==> 11-17: inputs <==
// MACRegister
module MACRegister(
    input clk,
    input rst,
    input [1:0] opcode,
    input [15:0] a,
    input [15:0] b,
    output [31:0] dataOut
    );
clock: 12.4 ns
lec_check: 0
abc_area: 1
cap_margin: 0
cell_pad_in_sites_detail_placement: 1
cell_pad_in_sites_global_placement: 1
core_aspect_ratio: 1.75
core_margin: 7
core_utilization: 54
cts_cluster_diameter: 390
cts_cluster_size: 88
gpl_timing_driven: 0
max_routing_layer: met5
min_routing_layer: met2
place_density_lb_addon: 0.08
slew_margin: 25
tns_end_percent: 75
run.sh (not shown) runs the stock make flow with config.mk's settings and CLKGATE_MAP_FILE=.
==> inputs of 03-05, as changes to 11-17 <==
==> flow/config.mk (replaced) <==
export PLATFORM = sky130hd
export DESIGN_NAME = MACRegister
export DESIGN_NICKNAME = MACRegister
export VERILOG_FILES = /design/flow/design.v
export SDC_FILE = /design/flow/constraint.sdc
export NUM_CORES = 4
export LEC_CHECK = 0
export ABC_AREA = 1
export CAP_MARGIN = 0
export CELL_PAD_IN_SITES_GLOBAL_PLACEMENT = 1
export CORE_ASPECT_RATIO = 1.38
export CORE_MARGIN = 2
export CORE_UTILIZATION = 30
export CTS_CLUSTER_DIAMETER = 390
export CTS_CLUSTER_SIZE = 88
export PLACE_DENSITY = 0.42
export SETUP_SLACK_MARGIN = -1.61
export SLEW_MARGIN = 35
export TNS_END_PERCENT = 25
==> flow/constraint.sdc (replaced) <==
create_clock -name core_clock -period 21.5 [get_ports {clk}]
set_input_delay 4.3000 -clock core_clock [delete_from_list [all_inputs] [get_ports {clk}]]
set_output_delay 4.3000 -clock core_clock [all_outputs]
set_load 0.01 [all_outputs]
==> inputs of 01-19, as changes to 11-17 <==
==> flow/config.mk (replaced) <==
export PLATFORM = sky130hd
export DESIGN_NAME = MACRegister
export DESIGN_NICKNAME = MACRegister
export VERILOG_FILES = /design/flow/design.v
export SDC_FILE = /design/flow/constraint.sdc
export NUM_CORES = 4
export LEC_CHECK = 0
export ABC_AREA = 1
export CAP_MARGIN = 5
export CELL_PAD_IN_SITES_GLOBAL_PLACEMENT = 1
export CORE_ASPECT_RATIO = 0.51
export CORE_MARGIN = 2
export CORE_UTILIZATION = 54
export CTS_CLUSTER_DIAMETER = 390
export CTS_CLUSTER_SIZE = 88
export PLACE_DENSITY = 0.42
export SETUP_SLACK_MARGIN = -1.61
export SLEW_MARGIN = 35
export TNS_END_PERCENT = 25
==> flow/constraint.sdc (replaced) <==
create_clock -name core_clock -period 21.5 [get_ports {clk}]
set_input_delay 4.3000 -clock core_clock [delete_from_list [all_inputs] [get_ports {clk}]]
set_output_delay 4.3000 -clock core_clock [all_outputs]
set_load 0.01 [all_outputs]
==> inputs of 05-03, as changes to 11-17 <==
==> flow/config.mk (replaced) <==
export PLATFORM = sky130hd
export DESIGN_NAME = MACRegister
export DESIGN_NICKNAME = MACRegister
export VERILOG_FILES = /design/flow/design.v
export SDC_FILE = /design/flow/constraint.sdc
export NUM_CORES = 4
export LEC_CHECK = 0
export CAP_MARGIN = 30
export CELL_PAD_IN_SITES_DETAIL_PLACEMENT = 1
export CELL_PAD_IN_SITES_GLOBAL_PLACEMENT = 2
export CORE_ASPECT_RATIO = 0.98
export CORE_MARGIN = 10
export CORE_UTILIZATION = 54
export CTS_CLUSTER_DIAMETER = 390
export CTS_CLUSTER_SIZE = 88
export GPL_TIMING_DRIVEN = 0
export MAX_ROUTING_LAYER = met5
export PLACE_DENSITY_LB_ADDON = 0.08
export SETUP_SLACK_MARGIN = -0.87
export SLEW_MARGIN = 25
export TNS_END_PERCENT = 75
==> flow/constraint.sdc (replaced) <==
create_clock -name core_clock -period 21.5 [get_ports {clk}]
set_input_delay 4.3000 -clock core_clock [delete_from_list [all_inputs] [get_ports {clk}]]
set_output_delay 4.3000 -clock core_clock [all_outputs]
set_load 0.01 [all_outputs]
==> notes <==
05-03 ran to the end with no violations. 03-05 completed without violations. 11-17 ran to the end with violations: setup timing. 01-19 completed without violations.
Against 03-05, the synthesized cell count of 05-03 is lower by about 20%.
In 01-19 the count of clock-buffer cells in the layout is lower than in 05-03, by 1.
In 03-05 the non-clock buffer count is lower than in 05-03, by 67.
Final area: 01-19 is lower than 11-17 (about 7.5%).
The lowest core utilization belongs to 03-05, the highest to 11-17.

---

==> inputs of run Y <==
==> flow/design.v <==
`timescale 1ns / 1ps
module HalfAdder(
    input a,  
    input b,  
    output f,  
    output carryOut  
    );
    xor(f, a, b);
    and(carryOut, a, b);
endmodule
`timescale 1ns / 1ps
module FullAdder(
    input a,
    input b,
    input carryIn,
    output sum,
    output carryOut
    );
    wire ha1Sum, ha1CarryOut, ha2CarryOut;
    HalfAdder halfAdder1(a, b, ha1Sum, ha1CarryOut);
    HalfAdder halfAdder2(ha1Sum, carryIn, sum, ha2CarryOut);
    or(carryOut, ha1CarryOut, ha2CarryOut);
endmodule
`timescale 1ns / 1ps
module MultiAnd16(
    input [15:0] a,
    input b,
    output [15:0] c
    );
    and(c[0], a[0], b);
    and(c[1], a[1], b);
    and(c[2], a[2], b);
    and(c[3], a[3], b);
    and(c[4], a[4], b);
    and(c[5], a[5], b);
    and(c[6], a[6], b);
    and(c[7], a[7], b);
    and(c[8], a[8], b);
    and(c[9], a[9], b);
    and(c[10], a[10], b);
    and(c[11], a[11], b);
    and(c[12], a[12], b);
    and(c[13], a[13], b);
    and(c[14], a[14], b);
    and(c[15], a[15], b);
endmodule
`timescale 1ns / 1ps
module MultiAdd15(
    input [14:0] a,
    input [14:0] b,
    input [14:0] carryIn,
    output [14:0] sum,
    output [14:0] carryOut
    );
    FullAdder fa0(a[0], b[0], carryIn[0], sum[0], carryOut[0]);  
    FullAdder fa1(a[1], b[1], carryIn[1], sum[1], carryOut[1]);
    FullAdder fa2(a[2], b[2], carryIn[2], sum[2], carryOut[2]);
    FullAdder fa3(a[3], b[3], carryIn[3], sum[3], carryOut[3]);
    FullAdder fa4(a[4], b[4], carryIn[4], sum[4], carryOut[4]);
    FullAdder fa5(a[5], b[5], carryIn[5], sum[5], carryOut[5]);
    FullAdder fa6(a[6], b[6], carryIn[6], sum[6], carryOut[6]);
    FullAdder fa7(a[7], b[7], carryIn[7], sum[7], carryOut[7]);
    FullAdder fa8(a[8], b[8], carryIn[8], sum[8], carryOut[8]);
    FullAdder fa9(a[9], b[9], carryIn[9], sum[9], carryOut[9]);
    FullAdder fa10(a[10], b[10], carryIn[10], sum[10], carryOut[10]);
    FullAdder fa11(a[11], b[11], carryIn[11], sum[11], carryOut[11]);
    FullAdder fa12(a[12], b[12], carryIn[12], sum[12], carryOut[12]);
    FullAdder fa13(a[13], b[13], carryIn[13], sum[13], carryOut[13]);
    FullAdder fa14(a[14], b[14], carryIn[14], sum[14], carryOut[14]);
endmodule
`timescale 1ns / 1ps
module ArrayMultiplier(
    input [15:0] a,
    input [15:0] b,
    output [31:0] f
    );
    wire [15:0] tmpAnd [0:15];
    wire [14:0] tmpSum [0:14];
    wire [14:0] tmpCarry [0:15];
    MultiAnd16 and0(a, b[0], tmpAnd[0]);
    MultiAnd16 and1(a, b[1], tmpAnd[1]);
    MultiAnd16 and2(a, b[2], tmpAnd[2]);
    MultiAnd16 and3(a, b[3], tmpAnd[3]);
    MultiAnd16 and4(a, b[4], tmpAnd[4]);
    MultiAnd16 and5(a, b[5], tmpAnd[5]);
    MultiAnd16 and6(a, b[6], tmpAnd[6]);
    MultiAnd16 and7(a, b[7], tmpAnd[7]);
    MultiAnd16 and8(a, b[8], tmpAnd[8]);
    MultiAnd16 and9(a, b[9], tmpAnd[9]);
    MultiAnd16 and10(a, b[10], tmpAnd[10]);
    MultiAnd16 and11(a, b[11], tmpAnd[11]);
    MultiAnd16 and12(a, b[12], tmpAnd[12]);
    MultiAnd16 and13(a, b[13], tmpAnd[13]);
    MultiAnd16 and14(a, b[14], tmpAnd[14]);
    MultiAnd16 and15(a, b[15], tmpAnd[15]);
    MultiAdd15 add0(tmpAnd[0][15:1], tmpAnd[1][14:0], 15'd0, tmpSum[0], tmpCarry[0]);
    MultiAdd15 add1({tmpAnd[1][15], tmpSum[0][14:1]}, tmpAnd[2][14:0], tmpCarry[0], tmpSum[1], tmpCarry[1]);
    MultiAdd15 add2({tmpAnd[2][15], tmpSum[1][14:1]}, tmpAnd[3][14:0], tmpCarry[1], tmpSum[2], tmpCarry[2]);
    MultiAdd15 add3({tmpAnd[3][15], tmpSum[2][14:1]}, tmpAnd[4][14:0], tmpCarry[2], tmpSum[3], tmpCarry[3]);
    MultiAdd15 add4({tmpAnd[4][15], tmpSum[3][14:1]}, tmpAnd[5][14:0], tmpCarry[3], tmpSum[4], tmpCarry[4]);
    MultiAdd15 add5({tmpAnd[5][15], tmpSum[4][14:1]}, tmpAnd[6][14:0], tmpCarry[4], tmpSum[5], tmpCarry[5]);
    MultiAdd15 add6({tmpAnd[6][15], tmpSum[5][14:1]}, tmpAnd[7][14:0], tmpCarry[5], tmpSum[6], tmpCarry[6]);
    MultiAdd15 add7({tmpAnd[7][15], tmpSum[6][14:1]}, tmpAnd[8][14:0], tmpCarry[6], tmpSum[7], tmpCarry[7]);
    MultiAdd15 add8({tmpAnd[8][15], tmpSum[7][14:1]}, tmpAnd[9][14:0], tmpCarry[7], tmpSum[8], tmpCarry[8]);
    MultiAdd15 add9({tmpAnd[9][15], tmpSum[8][14:1]}, tmpAnd[10][14:0], tmpCarry[8], tmpSum[9], tmpCarry[9]);
    MultiAdd15 add10({tmpAnd[10][15], tmpSum[9][14:1]}, tmpAnd[11][14:0], tmpCarry[9], tmpSum[10], tmpCarry[10]);
    MultiAdd15 add11({tmpAnd[11][15], tmpSum[10][14:1]}, tmpAnd[12][14:0], tmpCarry[10], tmpSum[11], tmpCarry[11]);
    MultiAdd15 add12({tmpAnd[12][15], tmpSum[11][14:1]}, tmpAnd[13][14:0], tmpCarry[11], tmpSum[12], tmpCarry[12]);
    MultiAdd15 add13({tmpAnd[13][15], tmpSum[12][14:1]}, tmpAnd[14][14:0], tmpCarry[12], tmpSum[13], tmpCarry[13]);
    MultiAdd15 add14({tmpAnd[14][15], tmpSum[13][14:1]}, tmpAnd[15][14:0], tmpCarry[13], tmpSum[14], tmpCarry[14]);
    FullAdder add15(tmpSum[14][1], tmpCarry[14][0], 1'b0, f[16], tmpCarry[15][0]);
    FullAdder add16(tmpSum[14][2], tmpCarry[14][1], tmpCarry[15][0], f[17], tmpCarry[15][1]);
    FullAdder add17(tmpSum[14][3], tmpCarry[14][2], tmpCarry[15][1], f[18], tmpCarry[15][2]);
    FullAdder add18(tmpSum[14][4], tmpCarry[14][3], tmpCarry[15][2], f[19], tmpCarry[15][3]);
    FullAdder add19(tmpSum[14][5], tmpCarry[14][4], tmpCarry[15][3], f[20], tmpCarry[15][4]);
    FullAdder add20(tmpSum[14][6], tmpCarry[14][5], tmpCarry[15][4], f[21], tmpCarry[15][5]);
    FullAdder add21(tmpSum[14][7], tmpCarry[14][6], tmpCarry[15][5], f[22], tmpCarry[15][6]);
    FullAdder add22(tmpSum[14][8], tmpCarry[14][7], tmpCarry[15][6], f[23], tmpCarry[15][7]);
    FullAdder add23(tmpSum[14][9], tmpCarry[14][8], tmpCarry[15][7], f[24], tmpCarry[15][8]);
    FullAdder add24(tmpSum[14][10], tmpCarry[14][9], tmpCarry[15][8], f[25], tmpCarry[15][9]);
    FullAdder add25(tmpSum[14][11], tmpCarry[14][10], tmpCarry[15][9], f[26], tmpCarry[15][10]);
    FullAdder add26(tmpSum[14][12], tmpCarry[14][11], tmpCarry[15][10], f[27], tmpCarry[15][11]);
    FullAdder add27(tmpSum[14][13], tmpCarry[14][12], tmpCarry[15][11], f[28], tmpCarry[15][12]);
    FullAdder add28(tmpSum[14][14], tmpCarry[14][13], tmpCarry[15][12], f[29], tmpCarry[15][13]);
    FullAdder add29(tmpAnd[15][15], tmpCarry[14][14], tmpCarry[15][13], f[30], f[31]);
    assign f[0] = tmpAnd[0][0];
    assign f[1] = tmpSum[0][0];
    assign f[2] = tmpSum[1][0];
    assign f[3] = tmpSum[2][0];
    assign f[4] = tmpSum[3][0];
    assign f[5] = tmpSum[4][0];
    assign f[6] = tmpSum[5][0];
    assign f[7] = tmpSum[6][0];
    assign f[8] = tmpSum[7][0];
    assign f[9] = tmpSum[8][0];
    assign f[10] = tmpSum[9][0];
    assign f[11] = tmpSum[10][0];
    assign f[12] = tmpSum[11][0];
    assign f[13] = tmpSum[12][0];
    assign f[14] = tmpSum[13][0];
    assign f[15] = tmpSum[14][0];
endmodule
`timescale 1ns / 1ps
module RippleAdder8(
    input [7:0] a,
    input [7:0] b,
    input carryIn,
    output [7:0] sum,
    output carryOut
    );
    wire tmpCarry [0:6];
    FullAdder fa0(a[0], b[0], carryIn, sum[0], tmpCarry[0]);  
    FullAdder fa1(a[1], b[1], tmpCarry[0], sum[1], tmpCarry[1]);
    FullAdder fa2(a[2], b[2], tmpCarry[1], sum[2], tmpCarry[2]);
    FullAdder fa3(a[3], b[3], tmpCarry[2], sum[3], tmpCarry[3]);
    FullAdder fa4(a[4], b[4], tmpCarry[3], sum[4], tmpCarry[4]);
    FullAdder fa5(a[5], b[5], tmpCarry[4], sum[5], tmpCarry[5]);
    FullAdder fa6(a[6], b[6], tmpCarry[5], sum[6], tmpCarry[6]);
    FullAdder fa7(a[7], b[7], tmpCarry[6], sum[7], carryOut);  
endmodule
`timescale 1ns / 1ps
module Adder32(
    input [31:0] a,
    input [31:0] b,
    output [31:0] sum,
    output carryOut
    );
    wire tmpCarry [0:2];
    RippleAdder8 add0(a[7:0], b[7:0], 1'b0, sum[7:0], tmpCarry[0]);
    RippleAdder8 add1(a[15:8], b[15:8], tmpCarry[0], sum[15:8], tmpCarry[1]);
    RippleAdder8 add2(a[23:16], b[23:16], tmpCarry[1], sum[23:16], tmpCarry[2]);
    RippleAdder8 add3(a[31:24], b[31:24], tmpCarry[2], sum[31:24], carryOut);
endmodule
`timescale 1ns / 1ps
module MACRegister(
    input clk,
    input rst,
    input [1:0] opcode,
    input [15:0] a,
    input [15:0] b,
    output [31:0] dataOut
    );
    reg [31:0] register;
    assign dataOut = register;
    wire [31:0] product;
    wire [31:0] sum;
    ArrayMultiplier multiplier(a, b, product);
    Adder32 adder(register, product, sum);
    always @ (posedge clk) begin
        if (rst)
            register <= 32'd0;
        else case (opcode)
            2'd1:  
                register <= {a, b};
            2'd2:  
                register <= sum;
        endcase
    end
endmodule
==> flow/run.sh <==
#!/bin/bash
# the make line also repeats each setting of config.mk as NAME=value (left out here)
make -C /OpenROAD-flow-scripts/flow DESIGN_CONFIG=/design/flow/config.mk WORK_HOME=/design/flow/orfs CLKGATE_MAP_FILE= finish
==> flow/config.mk <==
export PLATFORM = sky130hd
export DESIGN_NAME = MACRegister
export DESIGN_NICKNAME = MACRegister
export VERILOG_FILES = /design/flow/design.v
export SDC_FILE = /design/flow/constraint.sdc
export NUM_CORES = 4
export LEC_CHECK = 0
export CAP_MARGIN = 0
export CELL_PAD_IN_SITES_DETAIL_PLACEMENT = 1
export CELL_PAD_IN_SITES_GLOBAL_PLACEMENT = 1
export CORE_ASPECT_RATIO = 0.98
export CORE_MARGIN = 7
export CORE_UTILIZATION = 54
export CTS_CLUSTER_DIAMETER = 390
export CTS_CLUSTER_SIZE = 88
export GPL_TIMING_DRIVEN = 0
export MAX_ROUTING_LAYER = met5
export PLACE_DENSITY_LB_ADDON = 0.08
export SETUP_SLACK_MARGIN = -0.87
export SLEW_MARGIN = 25
export TNS_END_PERCENT = 75
==> flow/constraint.sdc <==
create_clock -name core_clock -period 21.5 [get_ports {clk}]
set_input_delay 4.3000 -clock core_clock [delete_from_list [all_inputs] [get_ports {clk}]]
set_output_delay 4.3000 -clock core_clock [all_outputs]
set_load 0.01 [all_outputs]
==> run B: changes against run Y <==
==> flow/config.mk (replaced) <==
export PLATFORM = sky130hd
export DESIGN_NAME = MACRegister
export DESIGN_NICKNAME = MACRegister
export VERILOG_FILES = /design/flow/design.v
export SDC_FILE = /design/flow/constraint.sdc
export NUM_CORES = 4
export LEC_CHECK = 0
export ABC_AREA = 1
export CAP_MARGIN = 20
export CORE_MARGIN = 2
export CORE_UTILIZATION = 72
export PLACE_DENSITY_LB_ADDON = 0.08
export SLEW_MARGIN = 20
==> flow/constraint.sdc (replaced) <==
create_clock -name core_clock -period 14.1 [get_ports {clk}]
set_input_delay 2.8200 -clock core_clock [delete_from_list [all_inputs] [get_ports {clk}]]
set_output_delay 2.8200 -clock core_clock [all_outputs]
set_load 0.01 [all_outputs]
==> results.json <==
{
  "tightestPinTransition_ns": 0.728,
  "antenna_found_initial": 0,
  "outcome": "complete, no violations",
  "final_nets": 1314,
  "fill_cells": 1922,
  "firstDrtPassIters": 4,
  "grt_pass1_vias": 7873,
  "grtUsageMet2": 0.457,
  "fin_cells": 1227,
  "min_period_over_period": 0.963,
  "relSlewSlack": 0.515
}
the above is filed under run Y

==> results.json <==
{
  "outcome": "complete, but fails checks",
  "so_faults": "setup timing",
  "grt_pass1_vias": 7373,
  "tightestPinTransition_ns": 1.01,
  "min_period_over_period": 1.16,
  "finalSetupViolCount": 8,
  "setup_ws_ns": -2.19,
  "final_nets": 1487,
  "antenna_found_initial": 1,
  "relSlewSlack": 0.328
}
the above is filed under run B

